==> inputs of v39 <==
## Risc_16_bit
module Risc_16_bit(
 input clk,
 input rst,
 output [15:0] imem_addr,
 input  [15:0] imem_data,
 output        dmem_we,
 output [2:0]  dmem_addr,
 output [15:0] dmem_wdata
);
 wire jump,bne,beq,mem_read,mem_write,alu_src,reg_dst,mem_to_reg,reg_write;
 wire[1:0] alu_op;
 wire [3:0] opcode;
 Datapath_Unit DU
 (
  .clk(clk),
  .rst(rst),
  .imem_addr(imem_addr),
  .imem_data(imem_data),
  .trace_we(dmem_we),
  .trace_addr(dmem_addr),
  .trace_wdata(dmem_wdata),
  .jump(jump),
  .beq(beq),
  .mem_read(mem_read),
  .mem_write(mem_write),
  .alu_src(alu_src),
  .reg_dst(reg_dst),
  .mem_to_reg(mem_to_reg),
  .reg_write(reg_write),
  .bne(bne),
  .alu_op(alu_op),
  .opcode(opcode)
 );
 Control_Unit control
 (
  .opcode(opcode),
  .reg_dst(reg_dst),
  .mem_to_reg(mem_to_reg),
  .alu_op(alu_op),
  .jump(jump),
  .bne(bne),
  .beq(beq),
  .mem_read(mem_read),
  .mem_write(mem_write),
  .alu_src(alu_src),
  .reg_write(reg_write)
 );
endmodule
export LEC_CHECK = 0
export ABC_AREA = 1
export CAP_MARGIN = 20
export CORE_ASPECT_RATIO = 0.94
export CORE_MARGIN = 2
export CORE_UTILIZATION = 65
export CTS_CLUSTER_DIAMETER = 373
export CTS_CLUSTER_SIZE = 98
export PLACE_DENSITY = 0.4
export SLEW_MARGIN = 20
export TNS_END_PERCENT = 10
create_clock -name core_clock -period 3.51 [get_ports {clk}]
run.sh (not shown) runs the stock make flow with config.mk's settings and CLKGATE_MAP_FILE=.
==> v11: changes against v39 <==
==> flow/config.mk (replaced) <==
export PLATFORM = sky130hd
export DESIGN_NAME = Risc_16_bit
export DESIGN_NICKNAME = Risc_16_bit
export VERILOG_FILES = /design/flow/design.v
export SDC_FILE = /design/flow/constraint.sdc
export NUM_CORES = 4
export LEC_CHECK = 0
export CAP_MARGIN = 20
export CORE_MARGIN = 2
export CORE_UTILIZATION = 65
export HOLD_SLACK_MARGIN = -0.09
export SLEW_MARGIN = 20
==> flow/constraint.sdc (replaced) <==
create_clock -name core_clock -period 5.0 [get_ports {clk}]
set_input_delay 1.0000 -clock core_clock [delete_from_list [all_inputs] [get_ports {clk}]]
set_output_delay 1.0000 -clock core_clock [all_outputs]
set_load 0.01 [all_outputs]
==> results <==
- v39 aborted during global routing (5_1_grt) with GRT-0232. v11 ran to the end with violations: negative setup slack.
- Between v11 and v39, the lower die size is in v39 (gap 3.1%, measured against v39).
- Area after synthesis: v11 is higher than v39 (3.2%).
- Against v39, the synthesized cell count of v11 is smaller by about 23%.

---

==> inputs of wip/maple <==
==> flow/design.v <==
`timescale 1ns / 1ps
module Risc_16_bit(
 input clk,
 input rst,
 output [15:0] imem_addr,
 input  [15:0] imem_data,
 output        dmem_we,
 output [2:0]  dmem_addr,
 output [15:0] dmem_wdata
);
 wire jump,bne,beq,mem_read,mem_write,alu_src,reg_dst,mem_to_reg,reg_write;
 wire[1:0] alu_op;
 wire [3:0] opcode;
 Datapath_Unit DU
 (
  .clk(clk),
  .rst(rst),
  .imem_addr(imem_addr),
  .imem_data(imem_data),
  .trace_we(dmem_we),
  .trace_addr(dmem_addr),
  .trace_wdata(dmem_wdata),
  .jump(jump),
  .beq(beq),
  .mem_read(mem_read),
  .mem_write(mem_write),
  .alu_src(alu_src),
  .reg_dst(reg_dst),
  .mem_to_reg(mem_to_reg),
  .reg_write(reg_write),
  .bne(bne),
  .alu_op(alu_op),
  .opcode(opcode)
 );
 Control_Unit control
 (
  .opcode(opcode),
  .reg_dst(reg_dst),
  .mem_to_reg(mem_to_reg),
  .alu_op(alu_op),
  .jump(jump),
  .bne(bne),
  .beq(beq),
  .mem_read(mem_read),
  .mem_write(mem_write),
  .alu_src(alu_src),
  .reg_write(reg_write)
 );
endmodule
`timescale 1ns / 1ps
module Datapath_Unit(
 input clk,
 input rst,
 output [15:0] imem_addr,
 input  [15:0] imem_data,
 output trace_we,
 output [2:0] trace_addr,
 output [15:0] trace_wdata,
 input jump,beq,mem_read,mem_write,alu_src,reg_dst,mem_to_reg,reg_write,bne,
 input[1:0] alu_op,
 output[3:0] opcode
);
 reg  [15:0] pc_current;
 wire [15:0] pc_next,pc2;
 wire [15:0] instr;
 wire [2:0] reg_write_dest;
 wire [15:0] reg_write_data;
 wire [2:0] reg_read_addr_1;
 wire [15:0] reg_read_data_1;
 wire [2:0] reg_read_addr_2;
 wire [15:0] reg_read_data_2;
 wire [15:0] ext_im,read_data2;
 wire [2:0] ALU_Control;
 wire [15:0] ALU_out;
 wire zero_flag;
 wire [15:0] PC_j, PC_beq, PC_2beq,PC_2bne,PC_bne;
 wire beq_control;
 wire bne_control;
 wire [12:0] jump_shift;
 wire [15:0] mem_read_data;
 always @(posedge clk)
 begin 
   if (rst)
     pc_current <= 16'd0;
   else
     pc_current <= pc_next;
 end
 assign pc2 = pc_current + 16'd2;
 assign imem_addr = pc_current;
 assign instr = imem_data;
 assign jump_shift = {instr[11:0],1'b0};
 assign reg_write_dest = (reg_dst==1'b1) ? instr[5:3] :instr[8:6];
 assign reg_read_addr_1 = instr[11:9];
 assign reg_read_addr_2 = instr[8:6];
 GPRs reg_file
 (
  .clk(clk),
  .rst(rst),
  .reg_write_en(reg_write),
  .reg_write_dest(reg_write_dest),
  .reg_write_data(reg_write_data),
  .reg_read_addr_1(reg_read_addr_1),
  .reg_read_data_1(reg_read_data_1),
  .reg_read_addr_2(reg_read_addr_2),
  .reg_read_data_2(reg_read_data_2)
 );
 assign ext_im = {{10{instr[5]}},instr[5:0]};  
 alu_control ALU_Control_unit(.ALUOp(alu_op),.Opcode(instr[15:12]),.ALU_Cnt(ALU_Control));
 assign read_data2 = (alu_src==1'b1) ? ext_im : reg_read_data_2;
 ALU alu_unit(.a(reg_read_data_1),.b(read_data2),.alu_control(ALU_Control),.result(ALU_out),.zero(zero_flag));
 assign PC_beq = pc2 + {ext_im[14:0],1'b0};
 assign PC_bne = pc2 + {ext_im[14:0],1'b0};
 assign beq_control = beq & zero_flag;
 assign bne_control = bne & (~zero_flag);
 assign PC_2beq = (beq_control==1'b1) ? PC_beq : pc2;
 assign PC_2bne = (bne_control==1'b1) ? PC_bne : PC_2beq;
 assign PC_j = {pc2[15:13],jump_shift};
 assign pc_next = (jump == 1'b1) ? PC_j :  PC_2bne;
  Data_Memory dm
   (
    .clk(clk),
    .rst(rst),
    .trace_we(trace_we),
    .trace_addr(trace_addr),
    .trace_wdata(trace_wdata),
    .mem_access_addr(ALU_out),
    .mem_write_data(reg_read_data_2),
    .mem_write_en(mem_write),
    .mem_read(mem_read),
    .mem_read_data(mem_read_data)
   );
 assign reg_write_data = (mem_to_reg == 1'b1)?  mem_read_data: ALU_out;
 assign opcode = instr[15:12];
endmodule
`timescale 1ns / 1ps
module Control_Unit(
      input[3:0] opcode,
      output reg[1:0] alu_op,
      output reg jump,beq,bne,mem_read,mem_write,alu_src,reg_dst,mem_to_reg,reg_write    
    );
always @(*)
begin
 case(opcode) 
 4'b0000:  
   begin
    reg_dst = 1'b0;
    alu_src = 1'b1;
    mem_to_reg = 1'b1;
    reg_write = 1'b1;
    mem_read = 1'b1;
    mem_write = 1'b0;
    beq = 1'b0;
    bne = 1'b0;
    alu_op = 2'b00;
    jump = 1'b0;   
   end
 4'b0001: 
   begin
    reg_dst = 1'b0;
    alu_src = 1'b1;
    mem_to_reg = 1'b0;
    reg_write = 1'b0;
    mem_read = 1'b0;
    mem_write = 1'b1;
    beq = 1'b0;
    bne = 1'b0;
    alu_op = 2'b00;
    jump = 1'b0;   
   end
 4'b0010:  
   begin
    reg_dst = 1'b1;
    alu_src = 1'b0;
    mem_to_reg = 1'b0;
    reg_write = 1'b1;
    mem_read = 1'b0;
    mem_write = 1'b0;
    beq = 1'b0;
    bne = 1'b0;
    alu_op = 2'b10;
    jump = 1'b0;   
   end
 4'b0011:  
   begin
    reg_dst = 1'b1;
    alu_src = 1'b0;
    mem_to_reg = 1'b0;
    reg_write = 1'b1;
    mem_read = 1'b0;
    mem_write = 1'b0;
    beq = 1'b0;
    bne = 1'b0;
    alu_op = 2'b10;
    jump = 1'b0;   
   end
 4'b0100:  
   begin
    reg_dst = 1'b1;
    alu_src = 1'b0;
    mem_to_reg = 1'b0;
    reg_write = 1'b1;
    mem_read = 1'b0;
    mem_write = 1'b0;
    beq = 1'b0;
    bne = 1'b0;
    alu_op = 2'b10;
    jump = 1'b0;   
   end
 4'b0101:  
   begin
    reg_dst = 1'b1;
    alu_src = 1'b0;
    mem_to_reg = 1'b0;
    reg_write = 1'b1;
    mem_read = 1'b0;
    mem_write = 1'b0;
    beq = 1'b0;
    bne = 1'b0;
    alu_op = 2'b10;
    jump = 1'b0;   
   end
 4'b0110:  
   begin
    reg_dst = 1'b1;
    alu_src = 1'b0;
    mem_to_reg = 1'b0;
    reg_write = 1'b1;
    mem_read = 1'b0;
    mem_write = 1'b0;
    beq = 1'b0;
    bne = 1'b0;
    alu_op = 2'b10;
    jump = 1'b0;   
   end
 4'b0111:  
   begin
    reg_dst = 1'b1;
    alu_src = 1'b0;
    mem_to_reg = 1'b0;
    reg_write = 1'b1;
    mem_read = 1'b0;
    mem_write = 1'b0;
    beq = 1'b0;
    bne = 1'b0;
    alu_op = 2'b10;
    jump = 1'b0;   
   end
 4'b1000:  
   begin
    reg_dst = 1'b1;
    alu_src = 1'b0;
    mem_to_reg = 1'b0;
    reg_write = 1'b1;
    mem_read = 1'b0;
    mem_write = 1'b0;
    beq = 1'b0;
    bne = 1'b0;
    alu_op = 2'b10;
    jump = 1'b0;   
   end
 4'b1001:  
   begin
    reg_dst = 1'b1;
    alu_src = 1'b0;
    mem_to_reg = 1'b0;
    reg_write = 1'b1;
    mem_read = 1'b0;
    mem_write = 1'b0;
    beq = 1'b0;
    bne = 1'b0;
    alu_op = 2'b10;
    jump = 1'b0;   
   end
 4'b1011: 
   begin
    reg_dst = 1'b0;
    alu_src = 1'b0;
    mem_to_reg = 1'b0;
    reg_write = 1'b0;
    mem_read = 1'b0;
    mem_write = 1'b0;
    beq = 1'b1;
    bne = 1'b0;
    alu_op = 2'b01;
    jump = 1'b0;   
   end
 4'b1100:
   begin
    reg_dst = 1'b0;
    alu_src = 1'b0;
    mem_to_reg = 1'b0;
    reg_write = 1'b0;
    mem_read = 1'b0;
    mem_write = 1'b0;
    beq = 1'b0;
    bne = 1'b1;
    alu_op = 2'b01;
    jump = 1'b0;   
   end
 4'b1101: 
   begin
    reg_dst = 1'b0;
    alu_src = 1'b0;
    mem_to_reg = 1'b0;
    reg_write = 1'b0;
    mem_read = 1'b0;
    mem_write = 1'b0;
    beq = 1'b0;
    bne = 1'b0;
    alu_op = 2'b00;
    jump = 1'b1;   
   end   
 default: begin
    reg_dst = 1'b1;
    alu_src = 1'b0;
    mem_to_reg = 1'b0;
    reg_write = 1'b1;
    mem_read = 1'b0;
    mem_write = 1'b0;
    beq = 1'b0;
    bne = 1'b0;
    alu_op = 2'b00;
    jump = 1'b0; 
   end
 endcase
 end
endmodule
`timescale 1ns / 1ps
module alu_control(
    input [1:0] ALUOp,
    input [3:0] Opcode,
    output reg [2:0] ALU_Cnt
);
always @(*) begin
    case(ALUOp)
        2'b00: ALU_Cnt = 3'b000;  
        2'b01: ALU_Cnt = 3'b001;  
        2'b10: begin  
            case(Opcode)
                4'b0010: ALU_Cnt = 3'b000;  
                4'b0011: ALU_Cnt = 3'b001;  
                4'b0100: ALU_Cnt = 3'b010;  
                4'b0101: ALU_Cnt = 3'b011;  
                4'b0110: ALU_Cnt = 3'b100;  
                4'b0111: ALU_Cnt = 3'b101;  
                4'b1000: ALU_Cnt = 3'b110;  
                4'b1001: ALU_Cnt = 3'b111;  
                default: ALU_Cnt = 3'b000;
            endcase
        end
        default: ALU_Cnt = 3'b000;
    endcase
end
endmodule
module ALU(
 input  [15:0] a,  
 input  [15:0] b,  
 input  [2:0] alu_control, 
 output reg [15:0] result,  
 output zero
    );
always @(*)
begin 
 case(alu_control)
 3'b000: result = a + b; 
 3'b001: result = a - b; 
 3'b010: result = ~a;
 3'b011: result = a<<b;
 3'b100: result = a>>b;
 3'b101: result = a & b;
 3'b110: result = a | b; 
 3'b111: begin if (a<b) result = 16'd1;
    else result = 16'd0;
    end
 default:result = a + b; 
 endcase
end
assign zero = (result==16'd0) ? 1'b1: 1'b0;
endmodule
`timescale 1ns / 1ps
module GPRs(
 input    clk,
 input    rst,
 input    reg_write_en,
 input  [2:0] reg_write_dest,
 input  [15:0] reg_write_data,
 input  [2:0] reg_read_addr_1,
 output  [15:0] reg_read_data_1,
 input  [2:0] reg_read_addr_2,
 output  [15:0] reg_read_data_2
);
 reg [15:0] reg_array [7:0];
 integer i;
 always @ (posedge clk ) begin
   if (rst) begin
    for(i=0;i<8;i=i+1)
     reg_array[i] <= 16'd0;
   end
   else if(reg_write_en) begin
    reg_array[reg_write_dest] <= reg_write_data;
   end
 end
 assign reg_read_data_1 = reg_array[reg_read_addr_1];
 assign reg_read_data_2 = reg_array[reg_read_addr_2];
endmodule
`timescale 1ns / 1ps
module Data_Memory(
 input clk,
 input rst,
 output reg        trace_we,
 output reg [2:0]  trace_addr,
 output reg [15:0] trace_wdata,
 input [15:0]   mem_access_addr,
 input [15:0]   mem_write_data,
 input     mem_write_en,
 input mem_read,
 output [15:0]   mem_read_data
);
reg [16 - 1:0] memory [8 - 1:0];
wire [2:0] ram_addr=mem_access_addr[2:0];
integer i;
 always @(posedge clk) begin
  if (rst) begin
   for (i = 0; i < 8; i = i + 1)
    memory[i] <= 16'd0;
  end
  else if (mem_write_en)
   memory[ram_addr] <= mem_write_data;
 end
 always @(posedge clk) begin
  if (rst) begin
   trace_we    <= 1'b0;
   trace_addr  <= 3'd0;
   trace_wdata <= 16'd0;
  end
  else begin
   trace_we    <= mem_write_en;
   trace_addr  <= ram_addr;
   trace_wdata <= mem_write_data;
  end
 end
 assign mem_read_data = (mem_read==1'b1) ? memory[ram_addr]: 16'd0; 
endmodule
==> flow/run.sh <==
#!/bin/bash
# the make line also repeats each setting of config.mk as NAME=value (left out here)
make -C /OpenROAD-flow-scripts/flow DESIGN_CONFIG=/design/flow/config.mk WORK_HOME=/design/flow/orfs CLKGATE_MAP_FILE= finish
==> flow/config.mk <==
export PLATFORM = sky130hd
export DESIGN_NAME = Risc_16_bit
export DESIGN_NICKNAME = Risc_16_bit
export VERILOG_FILES = /design/flow/design.v
export SDC_FILE = /design/flow/constraint.sdc
export NUM_CORES = 4
export LEC_CHECK = 0
export CAP_MARGIN = 20
export CORE_MARGIN = 2
export CORE_UTILIZATION = 68
export CTS_CLUSTER_DIAMETER = 206
export CTS_CLUSTER_SIZE = 24
export SLEW_MARGIN = 20
==> flow/constraint.sdc <==
create_clock -name core_clock -period 5.56 [get_ports {clk}]
set_input_delay 1.1120 -clock core_clock [delete_from_list [all_inputs] [get_ports {clk}]]
set_output_delay 1.1120 -clock core_clock [all_outputs]
set_load 0.01 [all_outputs]
==> inputs of wip/tundra, as changes to wip/maple <==
==> flow/config.mk (replaced) <==
export PLATFORM = sky130hd
export DESIGN_NAME = Risc_16_bit
export DESIGN_NICKNAME = Risc_16_bit
export VERILOG_FILES = /design/flow/design.v
export SDC_FILE = /design/flow/constraint.sdc
export NUM_CORES = 4
export LEC_CHECK = 0
export CAP_MARGIN = 0
export CELL_PAD_IN_SITES_GLOBAL_PLACEMENT = 0
export CORE_MARGIN = 2
export CORE_UTILIZATION = 68
export CTS_CLUSTER_DIAMETER = 227
export GPL_ROUTABILITY_DRIVEN = 0
export GPL_TIMING_DRIVEN = 1
export MAX_ROUTING_LAYER = met4
export SETUP_SLACK_MARGIN = 0.16
export SLEW_MARGIN = 20
export TNS_END_PERCENT = 70
==> flow/constraint.sdc (replaced) <==
create_clock -name core_clock -period 5.23 [get_ports {clk}]
set_input_delay 1.0460 -clock core_clock [delete_from_list [all_inputs] [get_ports {clk}]]
set_output_delay 1.0460 -clock core_clock [all_outputs]
set_load 0.01 [all_outputs]
==> results.txt <==
The synthesis and PnR run went through. The flow ran to the end, but the layout failed its checks. The report lists the violated layout checks as setup timing. Switching share of power landed at 0.391. Worst-skew pair later-pin latency landed at 0.54 ns. Smallest setup slack after layout landed at -0.342 ns. Count of endpoints failing setup in the final report landed at 261.
Source of the figures above: wip/maple

==> results.txt <==
Implementation results. The flow did not finish. It got as far as 5_1_grt and failed there. The tool reported: "[ERROR GRT-0232] Routing congestion too high. Check the congestion heatmap in the GUI".

Among all flip-flop cells after synthesis, the most frequent one is sky130_fd_sc_hd__edfxtp_1. Post-synthesis share of cell area spent on and, or, nand and nor gates landed at 0.174. Xor and xnor area share after synthesis landed at 0.0197. Yosys stat chip area landed at 0.0195 mm2. Sequential cell area fraction in the yosys report landed at 0.430.
Source of the figures above: wip/tundra

Power and IR drop assume default switching activity.
